Design datapath, start of the top module:
module datapath (clk, writenum, readnum, write, datapath_in, vsel, loada, loadb, loadc, shift, asel, bsel, ALUop, loads, Z_out, datapath_out);
Settings: LEC_CHECK=0, ABC_AREA=0, CAP_MARGIN=30, CELL_PAD_IN_SITES_GLOBAL_PLACEMENT=1, CORE_ASPECT_RATIO=0.5, CORE_MARGIN=2, CORE_UTILIZATION=40, CTS_CLUSTER_SIZE=16, GPL_ROUTABILITY_DRIVEN=0, MAX_ROUTING_LAYER=met4, MIN_ROUTING_LAYER=met1, SLEW_MARGIN=20; clock period 5.09 ns.
run.sh (not shown) runs the stock make flow with config.mk's settings and CLKGATE_MAP_FILE=.
The first run ran to the end with no violations.
Then changed:
- ABC_AREA: 0 -> default
- CAP_MARGIN: 30 -> 20
- CELL_PAD_IN_SITES_GLOBAL_PLACEMENT: 1 -> default
- CORE_ASPECT_RATIO: 0.5 -> default
- CTS_CLUSTER_SIZE: 16 -> default
- GPL_ROUTABILITY_DRIVEN: 0 -> default
- MAX_ROUTING_LAYER: met4 -> default
- MIN_ROUTING_LAYER: met1 -> default
- clock period: 5.09 -> 5.29 ns (I/O delays scaled with it)
=> The changed run ran to the end with no violations. Die size falls slightly. Final cell count drops by a few percent. Sequential power decreases by a few percent. Synthesized area stays the same. Clock power is about the same. Total power went down by a few percent. Hold slack hardly moves. Flip-flop count stays the same. Non-clock buffer count goes down by 23.
Then changed:
- CORE_UTILIZATION: 40 -> 68
- SETUP_SLACK_MARGIN: default -> -0.29
- clock period: 5.29 -> 4.37 ns (I/O delays scaled with it)
What happened: The new run failed in 4_1_cts on DPL-0033. Area after synthesis does not change. Die area fell by 40%. Synthesized cell count stays the same.
Then changed:
- CORE_UTILIZATION: 68 -> 72
- PLACE_DENSITY_LB_ADDON: default -> 0.25
- SETUP_SLACK_MARGIN: -0.29 -> 0.58
- clock period: 4.37 -> 5.13 ns (I/O delays scaled with it)
Result: The changed run died in 3_5_place_dp. Die area is lower by 5.4%. Area after synthesis stays the same. Synthesized cell count does not change.
Then changed:
- ABC_AREA: default -> 1
- CORE_UTILIZATION: 72 -> 68
- CTS_CLUSTER_DIAMETER: default -> 367
- PLACE_DENSITY_LB_ADDON: 0.25 -> default
- SETUP_SLACK_MARGIN: 0.58 -> default
- clock period: 5.13 -> 3.56 ns (I/O delays scaled with it)
Result:
- Now the flow completed with no timing, DRC or antenna violations
- die size rose by about 8%
- synthesized area went up by about 1.9%
- synthesized cell count increases by 45%

* * *

Starting RTL as in the previous note.
Design datapath, start of the top module:
module datapath (clk, writenum, readnum, write, datapath_in, vsel, loada, loadb, loadc, shift, asel, bsel, ALUop, loads, Z_out, datapath_out);
Settings: LEC_CHECK=0, CAP_MARGIN=20, CELL_PAD_IN_SITES_GLOBAL_PLACEMENT=0, CORE_ASPECT_RATIO=1.04, CORE_MARGIN=2, CORE_UTILIZATION=66, CTS_CLUSTER_SIZE=82, MAX_ROUTING_LAYER=met4, PLACE_DENSITY=0.65, SLEW_MARGIN=40, TNS_END_PERCENT=85; clock period 4.85 ns.
The starting point ran to the end with violations: setup timing.
Rerun with:
CELL_PAD_IN_SITES_GLOBAL_PLACEMENT = unset   (was 0)
CORE_ASPECT_RATIO = unset   (was 1.04)
CORE_UTILIZATION = 58   (was 66)
CTS_CLUSTER_SIZE = unset   (was 82)
MAX_ROUTING_LAYER = unset   (was met4)
PLACE_DENSITY = unset   (was 0.65)
SLEW_MARGIN = 20   (was 40)
TNS_END_PERCENT = unset   (was 85)
clock period = 2.97 ns   (was 4.85 ns; I/O delays follow)
The changed run finished with setup timing left.
Register-to-register slack gets worse by 1.7 ns.
Setup slack is worse by 1.4 ns.
Clock-buffer cell count is unchanged.
Via count shrinks by a few percent.
Global-route usage falls by 10 points.
Rerun with:
CORE_UTILIZATION = 65   (was 58)
SETUP_SLACK_MARGIN = -0.29   (was unset)
clock period = 4.37 ns   (was 2.97 ns; I/O delays follow)
The new run finished with setup timing left.
Power decreases by 30%.
Wire length increases by 39%.
Cell count decreases by 5.5%.
Combinational power decreases by 29%.
Critical path depth increases by 7.
Final area decreases by 3.8%.
Die size decreases by 10%.
Area after synthesis is unchanged.
Worst setup slack gains 0.89 ns.
Sequential share of layout area increases by 1.7 points.
Rerun with:
CORE_UTILIZATION = 57   (was 65)
SETUP_SLACK_MARGIN = unset   (was -0.29)
clock period = 3.56 ns   (was 4.37 ns; I/O delays follow)
After rerunning: The new run finished but fails on setup timing. Setup slack gets worse by 0.37 ns. Die size goes up by 14%. Routed wire length goes down by 31%. Count of clock-buffer cells in the layout does not change. Synthesized area is unchanged.

* * *

The RTL this note starts from:
==> flow/design.v <==
module ALU(Ain,Bin,ALUop,out,Z);
input [15:0] Ain, Bin;
input [1:0] ALUop;
output [15:0] out;
output Z;
assign out = (ALUop == 2'b00) ? (Ain + Bin) : (ALUop == 2'b01) ? (Ain - Bin) : (ALUop == 2'b10) ? (Ain & Bin) : (~Bin) ;
assign Z =  (out == 16'b0000000000000000) ?  1'b1 : 1'b0;
endmodule
module regfile(data_in,writenum,write,readnum,clk,data_out);
input [15:0] data_in;
input [2:0] writenum, readnum;
input write, clk;
output [15:0] data_out;
reg [15:0] R[7:0];  
reg [15:0] data_out;
always_ff @ (posedge clk)
begin 
if (write)  
    R[writenum] <= data_in;   
end  
assign data_out = R[readnum];  
endmodule
module shifter(in,shift,sout);
input [15:0] in;
input [1:0] shift;
output [15:0] sout;
reg [15:0] sout;
always_comb 
begin 
    if (shift == 2'b00)
        sout = in;
    else if (shift == 2'b01)
        sout = in << 1;
    else if (shift == 2'b10)
        sout = in >> 1;
    else if (shift == 2'b11)
    begin
      sout = in >> 1;
      sout[15] = in[15];
    end 
    else 
    sout = 16'bxxxxxxxxxxxxxxxx;
end 
endmodule
module datapath (clk, writenum, readnum, write, datapath_in, vsel, loada, loadb, loadc, shift, asel, bsel, ALUop, loads, Z_out, datapath_out);
input write, clk, loada, loadb, loadc, asel, bsel, loads, vsel;
input [1:0] ALUop, shift;
input [2:0] writenum, readnum;
input [15:0] datapath_in;
output Z_out;
output [15:0] datapath_out;
wire [15:0] data_in;
reg[15:0] aloaded, in;
wire [15:0] Bin, Ain;
reg Z_out;
reg [15:0] datapath_out;
wire [15:0] data_out, sout, out;
wire Z;
assign data_in = vsel ? datapath_in : datapath_out;  
regfile REGFILE(data_in, writenum, write, readnum, clk, data_out);  
always_ff @(posedge clk)  
begin
if (loada == 1) 
begin
 aloaded <= data_out ;
end
end 
always_ff @(posedge clk)  
begin
if (loadb == 1) 
begin
 in <= data_out ;
end
end 
shifter SHIFTER(in,shift,sout);
assign Bin = bsel ? ({11'b0, datapath_in[4:0]}) : sout ;  
assign Ain = asel ? (16'b0000000000000000) : aloaded ;
ALU alu(Ain,Bin,ALUop,out,Z);  
always_ff @(posedge clk)  
begin
if (loads == 1) 
begin
 Z_out <= Z ;
end
end 
always_ff @(posedge clk)  
begin
if (loadc == 1) 
begin
 datapath_out <= out ;
end
end 
endmodule 
clock: 3.0 ns
lec_check: 0
cap_margin: 20
cell_pad_in_sites_global_placement: 0
core_aspect_ratio: 1.04
core_margin: 2
core_utilization: 66
cts_cluster_diameter: 222
cts_cluster_size: 82
max_routing_layer: met4
place_density: 0.65
setup_slack_margin: -0.13
slew_margin: 40
tns_end_percent: 85
The first run aborted during global routing (5_1_grt) (ODB-0269).
==> next run, changes <==
CELL_PAD_IN_SITES_GLOBAL_PLACEMENT = unset   (was 0)
CORE_ASPECT_RATIO = unset   (was 1.04)
CORE_UTILIZATION = 64   (was 66)
CTS_CLUSTER_DIAMETER = unset   (was 222)
CTS_CLUSTER_SIZE = 100   (was 82)
MAX_ROUTING_LAYER = unset   (was met4)
PLACE_DENSITY = unset   (was 0.65)
SETUP_SLACK_MARGIN = 0.85   (was -0.13)
SLEW_MARGIN = 20   (was 40)
TNS_END_PERCENT = unset   (was 85)
clock period = 2.94 ns   (was 3.0 ns; I/O delays follow)
What happened: Now the flow ended with an error in clock tree synthesis (4_1_cts) with DPL-0033. Synthesized cell count does not change. Synthesized area is unchanged. Die area is higher by 3.0%.
==> next run, changes <==
CTS_CLUSTER_SIZE = unset   (was 100)
SETUP_SLACK_MARGIN = 0.89   (was 0.85)
clock period = 3.05 ns   (was 2.94 ns; I/O delays follow)
Outcome:
- The new run completed and failed the layout checks on setup timing
- area after synthesis does not change
- synthesized cell count does not change
- die area does not change
==> next run, changes <==
CORE_UTILIZATION = 65   (was 64)
MAX_ROUTING_LAYER = met4   (was unset)
SETUP_SLACK_MARGIN = unset   (was 0.89)
TNS_END_PERCENT = 5   (was unset)
clock period = 2.97 ns   (was 3.05 ns; I/O delays follow)
After rerunning: The new run finished but failed the layout checks on setup timing; worst hold slack is better by 9.0 ps; global-route usage is lower by 2.4 points; first-iteration DRC count is higher by 5.1%; worst setup slack is worse by 31 ps; final cell count is lower by 4.1%; synthesized area does not change; routed wire length is lower by 9.4%; register-to-register slack is worse by 40 ps.

* * *

lane 1:
RTL: the design.v shown in full above, as it stands there.
clock: 7.47 ns
lec_check: 0
abc_area: 1
cap_margin: 20
cell_pad_in_sites_global_placement: 2
core_aspect_ratio: 1.43
core_margin: 2
core_utilization: 40
gpl_timing_driven: 0
max_routing_layer: met4
place_density_lb_addon: 0.12
slew_margin: 30
Edits applied to the flow inputs when going from lane 1 to lane 2:
# lane 1
export LEC_CHECK = 0
export ABC_AREA = 1
export CAP_MARGIN = 20
export CELL_PAD_IN_SITES_GLOBAL_PLACEMENT = 2
export CORE_ASPECT_RATIO = 1.43
export CORE_MARGIN = 2
export CORE_UTILIZATION = 40
export GPL_TIMING_DRIVEN = 0
export MAX_ROUTING_LAYER = met4
export PLACE_DENSITY_LB_ADDON = 0.12
export SLEW_MARGIN = 30
create_clock -name core_clock -period 7.47 [get_ports {clk}]
# lane 2
export LEC_CHECK = 0
export ABC_AREA = 1
export CAP_MARGIN = 20
export CORE_ASPECT_RATIO = 1.43
export CORE_MARGIN = 2
export CORE_UTILIZATION = 40
export SLEW_MARGIN = 40
create_clock -name core_clock -period 5.5 [get_ports {clk}]
Results
The sequential share of layout area was comparable across lane 2 and lane 1.
Between lane 1 and lane 2, the flow reports static leakage power increasing slightly.
Non-filler instance count after layout of lane 2 falls short of that of lane 1 slightly.
From lane 1 to lane 2 the numbers moved as follows: power consumption grew by about 50%, global-route usage fell 2.5 points.
The highest routing layer actually used comes out met4 in one run and met5 in the other, namely in lane 1 and lane 2 respectively.
#### Input delta (lane 3 over lane 2)
# lane 2
export LEC_CHECK = 0
export ABC_AREA = 1
export CAP_MARGIN = 20
export CORE_ASPECT_RATIO = 1.43
export CORE_MARGIN = 2
export CORE_UTILIZATION = 40
export SLEW_MARGIN = 40
create_clock -name core_clock -period 5.5 [get_ports {clk}]
# lane 3
export LEC_CHECK = 0
export ABC_AREA = 1
export CAP_MARGIN = 40
export CORE_ASPECT_RATIO = 0.5
export CORE_MARGIN = 2
export CORE_UTILIZATION = 65
export CTS_CLUSTER_DIAMETER = 333
export CTS_CLUSTER_SIZE = 100
export SLEW_MARGIN = 20
export TNS_END_PERCENT = 25
create_clock -name core_clock -period 5.5 [get_ports {clk}]
Results
- Lane 2 completed end to end with timing, DRC and antenna clean.
- Lane 3 closes out successfully: all stages finished, all timing, DRC and antenna checks passed.
- The non-clock buffer share of cell area number comes out higher for lane 3 vs lane 2.
- Between lane 2 and lane 3, the flow reports first-pass GRT wire length increasing by a few percent.
- Re average footprint of a synthesized cell: no difference whatsoever between lane 2 and lane 3.
- Lane 3: sequential share of layout area is 0.76 points higher than what lane 2 reported.
- Core area went down by more than a quarter going from lane 2 to lane 3.
- Going from lane 2 to lane 3, clock period minus final worst setup slack lower, number of filler instances in the final layout fell 1300, post-route clock period utilization -0.37 points, total length of routed met3 wires +2300 um, share of power burned in the clock network decreased by 4.2 points relative to the old numbers.
- Count of buffer and inverter cells on the critical path delta (lane 3 -> lane 2): insignificant
Modified inputs, lane 4 compared to lane 3
# lane 3
export LEC_CHECK = 0
export ABC_AREA = 1
export CAP_MARGIN = 40
export CORE_ASPECT_RATIO = 0.5
export CORE_MARGIN = 2
export CORE_UTILIZATION = 65
export CTS_CLUSTER_DIAMETER = 333
export CTS_CLUSTER_SIZE = 100
export SLEW_MARGIN = 20
export TNS_END_PERCENT = 25
create_clock -name core_clock -period 5.5 [get_ports {clk}]
# lane 4
export LEC_CHECK = 0
export ABC_AREA = 1
export CAP_MARGIN = 20
export CELL_PAD_IN_SITES_GLOBAL_PLACEMENT = 2
export CORE_ASPECT_RATIO = 0.5
export CORE_MARGIN = 10
export CORE_UTILIZATION = 45
export CTS_CLUSTER_DIAMETER = 356
export CTS_CLUSTER_SIZE = 98
export PLACE_DENSITY = 0.38
export SETUP_SLACK_MARGIN = 1.19
export SLEW_MARGIN = 20
export TNS_END_PERCENT = 5
create_clock -name core_clock -period 5.5 [get_ports {clk}]
## What came out
Lane 4 ended with less critical path buffer and inverter count than lane 3. Lane 3 fits on a die that is smaller than the die of lane 4. As far as async set-or-reset flop fraction in the synthesized netlist goes, lane 4 and lane 3 are indistinguishable; the numbers are identical. The sequential power on lane 4 is in line with that on lane 3. Initial antenna violation count: lane 4 vs lane 3 down 1. In lane 4 relative to lane 3, via count of the first global-routing pass had gone down by a little under 10%. Comparing lane 3 and lane 4, the lower utilization after layout is on lane 4.

* * *

== v15 ==
RTL: the design.v shown in full above, as it stands there.
export LEC_CHECK = 0
export ABC_AREA = 1
export CAP_MARGIN = 20
export CORE_MARGIN = 2
export CORE_UTILIZATION = 65
export CTS_CLUSTER_SIZE = 85
export SETUP_SLACK_MARGIN = 0.85
export SLEW_MARGIN = 20
export TNS_END_PERCENT = 5
create_clock -name core_clock -period 2.94 [get_ports {clk}]
v15 ran in full, but the layout does not pass; the checks complain about setup timing.
### v15 -> v54
diff --git a/flow/config.mk b/flow/config.mk
--- a/flow/config.mk
+++ b/flow/config.mk
@@ -11,5 +11,4 @@
 export CORE_UTILIZATION = 65
 export CTS_CLUSTER_SIZE = 85
-export SETUP_SLACK_MARGIN = 0.85
+export SETUP_SLACK_MARGIN = -0.09
 export SLEW_MARGIN = 20
-export TNS_END_PERCENT = 5
--- outcome ---
The runs compared here, v15 and v54, all ended either early or with open violations.
In v54 the implementation completed, yet the final layout does not meet the checks, the culprit being setup timing.
Against v15, worst-case headroom to the max-slew limit in v54 came out better.
v54 against v15: power picked up an extra 0.45%, standby leakage power lower, number of gates resized after CTS fell by 47%, buffering stage count on the worst path with inverters included increased by 4 relative to the old numbers, time the worst path needs with I/O delays and setup higher.
Length of the first detailed-routing pass in iterations, v54 and v15: lower on v15
Of v54 and v15, the higher portion of total power attributed to the clock network belongs to v54.
Data arrival time at the worst-slack endpoint: v54 > v15
In the flow results for v54 and v15, the maximum clock rate is larger on v15.
Sequential power share of v15 is on par with v54.
## Diff of input files: v17 against v54
==> flow/config.mk <==
export PLATFORM = sky130hd
export DESIGN_NAME = datapath
export DESIGN_NICKNAME = datapath
export VERILOG_FILES = /design/flow/design.v
export SDC_FILE = /design/flow/constraint.sdc
export NUM_CORES = 4
export LEC_CHECK = 0
export CAP_MARGIN = 20
export CORE_MARGIN = 2
export CORE_UTILIZATION = 65
export CTS_CLUSTER_SIZE = 51
export HOLD_SLACK_MARGIN = 0.28
export SETUP_SLACK_MARGIN = 0.86
export SLEW_MARGIN = 25
export TNS_END_PERCENT = 5
Findings:
There was hardly any difference in critical path depth between v54 and v17. Every stage of v17 finished as expected; the final checks, on the other hand, flagged setup timing, which means the layout fails. v54 leaves more setup margin than v17. Measured against each other, v17 and v54 differ in global placement routability congestion, the higher figure coming from v17. Total global routing track utilization (higher): v17. v17: sum of net half-perimeters after detailed placement lower than v54. Yosys synthesis chip area ended up 1.8% lower on v17 than on v54. v17 -> v54: sequential cell count delta 0, exact match. The core of v17 is less densely filled than that of v54.
No activity file was given, so power comes from the tool's default toggle rates.
